## gioco
module gioco(
	i_ani_stb,														 
	i_clk,															 
	i_rst,															 
	i_animate,														 
	i_dx, 															 
	i_sx,																 
	i_start,															 
	o_x1_pal, o_x2_pal,											 
	o_y1_pal, o_y2_pal,
	o_x1_nav, o_x2_nav,											 
	o_y1_nav, o_y2_nav,
	bri1,bri2,bri3,bri4,bri5,bri6,bri7,bri8,bri9,bri10, 
	ok, ko,															 
	ff_life															 
);
make LEC_CHECK=0 CAP_MARGIN=20 CORE_MARGIN=2 CORE_UTILIZATION=71 CTS_CLUSTER_DIAMETER=205 CTS_CLUSTER_SIZE=40 SLEW_MARGIN=20 finish   # period 16.9 ns
run.sh (not shown) runs the stock make flow with config.mk's settings and CLKGATE_MAP_FILE=.
The starting point did not get past 5_1_grt (ODB-0269).
==> next run, changes <==
- CORE_ASPECT_RATIO: default -> 0.5
- CORE_UTILIZATION: 71 -> 65
- CTS_CLUSTER_DIAMETER: 205 -> default
- CTS_CLUSTER_SIZE: 40 -> default
- clock period: 16.9 -> 24.0 ns (I/O delays scaled with it)
What happened: The new run ran to the end with no violations. Synthesized area does not change. Synthesized cell count does not change. Die size goes up by roughly a tenth.
==> next run, changes <==
- CELL_PAD_IN_SITES_GLOBAL_PLACEMENT: default -> 3
- CORE_ASPECT_RATIO: 0.5 -> default
- CORE_UTILIZATION: 65 -> 40
- CTS_CLUSTER_DIAMETER: default -> 188
- CTS_CLUSTER_SIZE: default -> 100
The new run finished clean.
First-iteration DRC count shrinks by 54%.
Power grows by 5.0%.
Global-route usage shrinks by 15 points.
Sequential share of layout area shrinks by 0.23 points.
Register-to-register slack gains 0.40 ns.
Routed wire length grows by 8.3%.
Die area grows by 60%.
Combinational power barely changes.
==> next run, changes <==
- CELL_PAD_IN_SITES_GLOBAL_PLACEMENT: 3 -> default
- CORE_MARGIN: 2 -> 4
- CORE_UTILIZATION: 40 -> 68
- CTS_CLUSTER_DIAMETER: 188 -> default
- CTS_CLUSTER_SIZE: 100 -> default
- GPL_ROUTABILITY_DRIVEN: default -> 0
- MIN_ROUTING_LAYER: default -> met2
What happened: With this change the flow failed in 5_1_grt, error GRT-0116; die area fell by 37%; area after synthesis is unchanged; synthesized cell count does not change.
==> next run, changes <==
- CORE_MARGIN: 4 -> 2
- CTS_CLUSTER_SIZE: default -> 40
- GPL_ROUTABILITY_DRIVEN: 0 -> default
- MIN_ROUTING_LAYER: met2 -> default
- clock period: 24.0 -> 16.9 ns (I/O delays scaled with it)
Outcome:
- With this change the flow completed and failed the layout checks on negative setup slack
- die size went down by a few percent
- synthesized area does not change
- synthesized cell count does not change
==> next run, changes <==
- CORE_UTILIZATION: 68 -> 72
- CTS_CLUSTER_SIZE: 40 -> default
- MIN_ROUTING_LAYER: default -> met2
- clock period: 16.9 -> 24.0 ns (I/O delays scaled with it)
Effect: The new run failed in 5_1_grt with GRT-0116. Area after synthesis does not change. Synthesized cell count stays the same. Die area fell by 5.4%.


gioco again, from the RTL that the note above started with.
// gioco
module gioco(
	i_ani_stb,														 
	i_clk,															 
	i_rst,															 
	i_animate,														 
	i_dx, 															 
	i_sx,																 
	i_start,															 
	o_x1_pal, o_x2_pal,											 
	o_y1_pal, o_y2_pal,
	o_x1_nav, o_x2_nav,											 
	o_y1_nav, o_y2_nav,
	bri1,bri2,bri3,bri4,bri5,bri6,bri7,bri8,bri9,bri10, 
	ok, ko,															 
	ff_life															 
);
input i_ani_stb, i_clk, i_rst, i_animate, i_dx, i_sx, i_start;
output [9:0] o_x1_pal, o_x2_pal, o_y1_pal, o_y2_pal, o_x1_nav, o_x2_nav, o_y1_nav, o_y2_nav;
output reg bri1,bri2,bri3,bri4,bri5,bri6,bri7,bri8,bri9,bri10;
output reg ok,ko;												
output [1:0] ff_life;
wire ff_bri1, ff_bri2, ff_bri3, ff_bri4,ff_bri5, ff_bri6, ff_bri7, ff_bri8,ff_bri9, ff_bri10;
wire [9:0] ff_x_nav,ff_y_nav,ff_x_pal,ff_y_pal;	
wire ff_x_dirpal,ff_y_dirpal;							
wire [3:0] ff_brick;
wire [1:0] ff_red1,ff_red2,ff_red3,ff_red4;
wire [1:0] ff_blue5,ff_blue6,ff_blue7;
parameter H_SIZE_BRI = 10'd 32;					 
parameter L_SIZE_BRI = 10'd 10; 					 
parameter H_SIZE_NAV = 10'd 32; 					 
parameter L_SIZE_NAV = 10'd 3;  					 
parameter IX_NAV = 10'd 320;						 
parameter IY_NAV = 10'd 470;						 
parameter D_WIDTH = 10'd 640; 				 	 
parameter D_HEIGHT = 10'd 480;					 
parameter H_SIZE_PAL = 10'd 2;					 
parameter IX_PAL = 10'd 320;						 
parameter IY_PAL = 10'd 460;						 
parameter VITE = 2'd 3;								 
parameter BLOCCHI = 4'd 10;						 
parameter ROSSO = 2'd 3;							 
parameter BLU = 2'd 2;								 
parameter wait1=4'b 0000;							 
  ...
Settings: LEC_CHECK=0, CAP_MARGIN=35, CORE_MARGIN=2, CORE_UTILIZATION=72, CTS_CLUSTER_DIAMETER=48, CTS_CLUSTER_SIZE=21, MIN_ROUTING_LAYER=met1, PLACE_DENSITY=0.65, SLEW_MARGIN=20, TNS_END_PERCENT=5; clock period 16.8 ns.
The starting point stopped in global routing (5_1_grt).
Rerun with:
Settings changed: ABC_AREA from default to 1, CORE_UTILIZATION 72 to 28, CTS_CLUSTER_DIAMETER 48 to 238, PLACE_DENSITY 0.65 to default, PLACE_DENSITY_LB_ADDON from default to 0.1, TNS_END_PERCENT 5 to default.
Clock period 16.8 ns to 15.2 ns, I/O delays scaled along.
=>
- The changed run finished with negative setup slack left
- area after synthesis grows by a few percent
- die area grows to 2.7 times its value
- synthesized cell count grows by a quarter to a third


gioco again, from the RTL that the note above started with.
make LEC_CHECK=0 CAP_MARGIN=20 CELL_PAD_IN_SITES_DETAIL_PLACEMENT=1 CORE_MARGIN=2 CORE_UTILIZATION=62 CTS_CLUSTER_SIZE=21 MIN_ROUTING_LAYER=met1 PLACE_DENSITY_LB_ADDON=0.1 SETUP_SLACK_MARGIN=1.92 SLEW_MARGIN=20 finish   # period 15.2 ns
The baseline stopped in detailed placement (3_5_place_dp) (DPL-0033).
==> next run, changes <==
Settings changed: CAP_MARGIN 20 to 25, CELL_PAD_IN_SITES_DETAIL_PLACEMENT 1 to 2, GPL_ROUTABILITY_DRIVEN from default to 0, HOLD_SLACK_MARGIN from default to 0.26, MAX_ROUTING_LAYER from default to met4, MIN_ROUTING_LAYER met1 to met2, PLACE_DENSITY_LB_ADDON 0.1 to 0.13, SLEW_MARGIN 20 to 30.
The new run aborted during detailed placement (3_5_place_dp) with DPL-0033.
Die size stays the same.
Area after synthesis is unchanged.
Synthesized cell count does not change.


## raven
gioco again, from the RTL that the note above started with.
Settings: LEC_CHECK=0, CAP_MARGIN=35, CORE_MARGIN=2, CORE_UTILIZATION=50, CTS_CLUSTER_DIAMETER=168, CTS_CLUSTER_SIZE=100, MIN_ROUTING_LAYER=met1, PLACE_DENSITY_LB_ADDON=0.1, SETUP_SLACK_MARGIN=3.0, SLEW_MARGIN=20; clock period 15.2 ns.
Although it ran to completion, raven produced a layout that fails the final checks because of setup timing.
Input changes introduced in violet (baseline for comparison: raven):
- SETUP_SLACK_MARGIN removed (was 3.0)
- PLACE_DENSITY_LB_ADDON removed (was 0.1)
- CTS_CLUSTER_DIAMETER removed (was 168)
- CORE_ASPECT_RATIO newly set to 0.72
- CORE_UTILIZATION changed from 50 to 72
- CTS_CLUSTER_SIZE changed from 100 to 21
- the clock period (ns, I/O delays scaled along) changed from 15.2 to 10.0
## What came out
violet: DPL-0038 in 3_5_place_dp -> run aborted
Standard-cell row count came out lower on violet than on raven.
Lower die span in y was reported by violet, not raven.
Diff raven..violet | area fraction in and, or, nand and nor cells | unchanged
Summary of violet over raven: chip area moved down, cell area after synthesis essentially unchanged.
Setup changes, violet to yarrow
- swapping 21 for 73 in CTS_CLUSTER_SIZE
- putting CTS_CLUSTER_DIAMETER at 49 where nothing was set
- putting PLACE_DENSITY at 0.64 where nothing was set
- putting ABC_AREA at 1 where nothing was set
- clearing CORE_ASPECT_RATIO, which used to be 0.72
- swapping 10.0 for 16.5 in the clock period (ns, I/O delays scaled along)
Each of yarrow and violet falls short of a clean finish.
Compared with violet, in yarrow chip area increased by about 6% relative to the old numbers, mux share of post-synthesis cell area decreased by 2.5 points relative to the old numbers, area reported by Yosys stat increased by about 6% relative to the old numbers.


Starting RTL as in the previous note.
Settings: LEC_CHECK=0, ABC_AREA=1, CAP_MARGIN=20, CORE_MARGIN=2, CORE_UTILIZATION=72, CTS_CLUSTER_DIAMETER=398, CTS_CLUSTER_SIZE=96, PLACE_DENSITY=0.36, SLEW_MARGIN=20, TNS_END_PERCENT=15; clock period 11.9 ns.
The baseline aborted during detailed placement, error DPL-0033.
Edit:
--- a/flow/config.mk
+++ b/flow/config.mk
@@ -11,4 +11,2 @@
-export CORE_UTILIZATION = 72
-export CTS_CLUSTER_DIAMETER = 398
-export CTS_CLUSTER_SIZE = 96
-export PLACE_DENSITY = 0.36
+export CORE_UTILIZATION = 54
+export CTS_CLUSTER_SIZE = 98
@@ -16 +13,0 @@
-export TNS_END_PERCENT = 15
==> flow/constraint.sdc (replaced) <==
create_clock -name core_clock -period 17.0 [get_ports {i_clk}]
set_input_delay 3.4000 -clock core_clock [delete_from_list [all_inputs] [get_ports {i_clk}]]
set_output_delay 3.4000 -clock core_clock [all_outputs]
set_load 0.01 [all_outputs]
With this change the flow completed without violations.
Die size came out higher by a quarter to a third.
Area after synthesis does not change.
Synthesized cell count does not change.
Edit:
--- a/flow/config.mk
+++ b/flow/config.mk
@@ -8 +7,0 @@
-export ABC_AREA = 1
@@ -11,2 +10,2 @@
-export CORE_UTILIZATION = 54
-export CTS_CLUSTER_SIZE = 98
+export CORE_UTILIZATION = 68
+export CTS_CLUSTER_SIZE = 35
==> flow/constraint.sdc (replaced) <==
create_clock -name core_clock -period 16.2 [get_ports {i_clk}]
set_input_delay 3.2400 -clock core_clock [delete_from_list [all_inputs] [get_ports {i_clk}]]
set_output_delay 3.2400 -clock core_clock [all_outputs]
set_load 0.01 [all_outputs]
After rerunning: This time the run finished with setup timing left; via count shrinks by a few percent; worst setup slack gets worse by 1.1 ns; first-iteration DRC count grows by well over a third.
Power figures rest on the tool's default switching activity, not on a simulated workload.
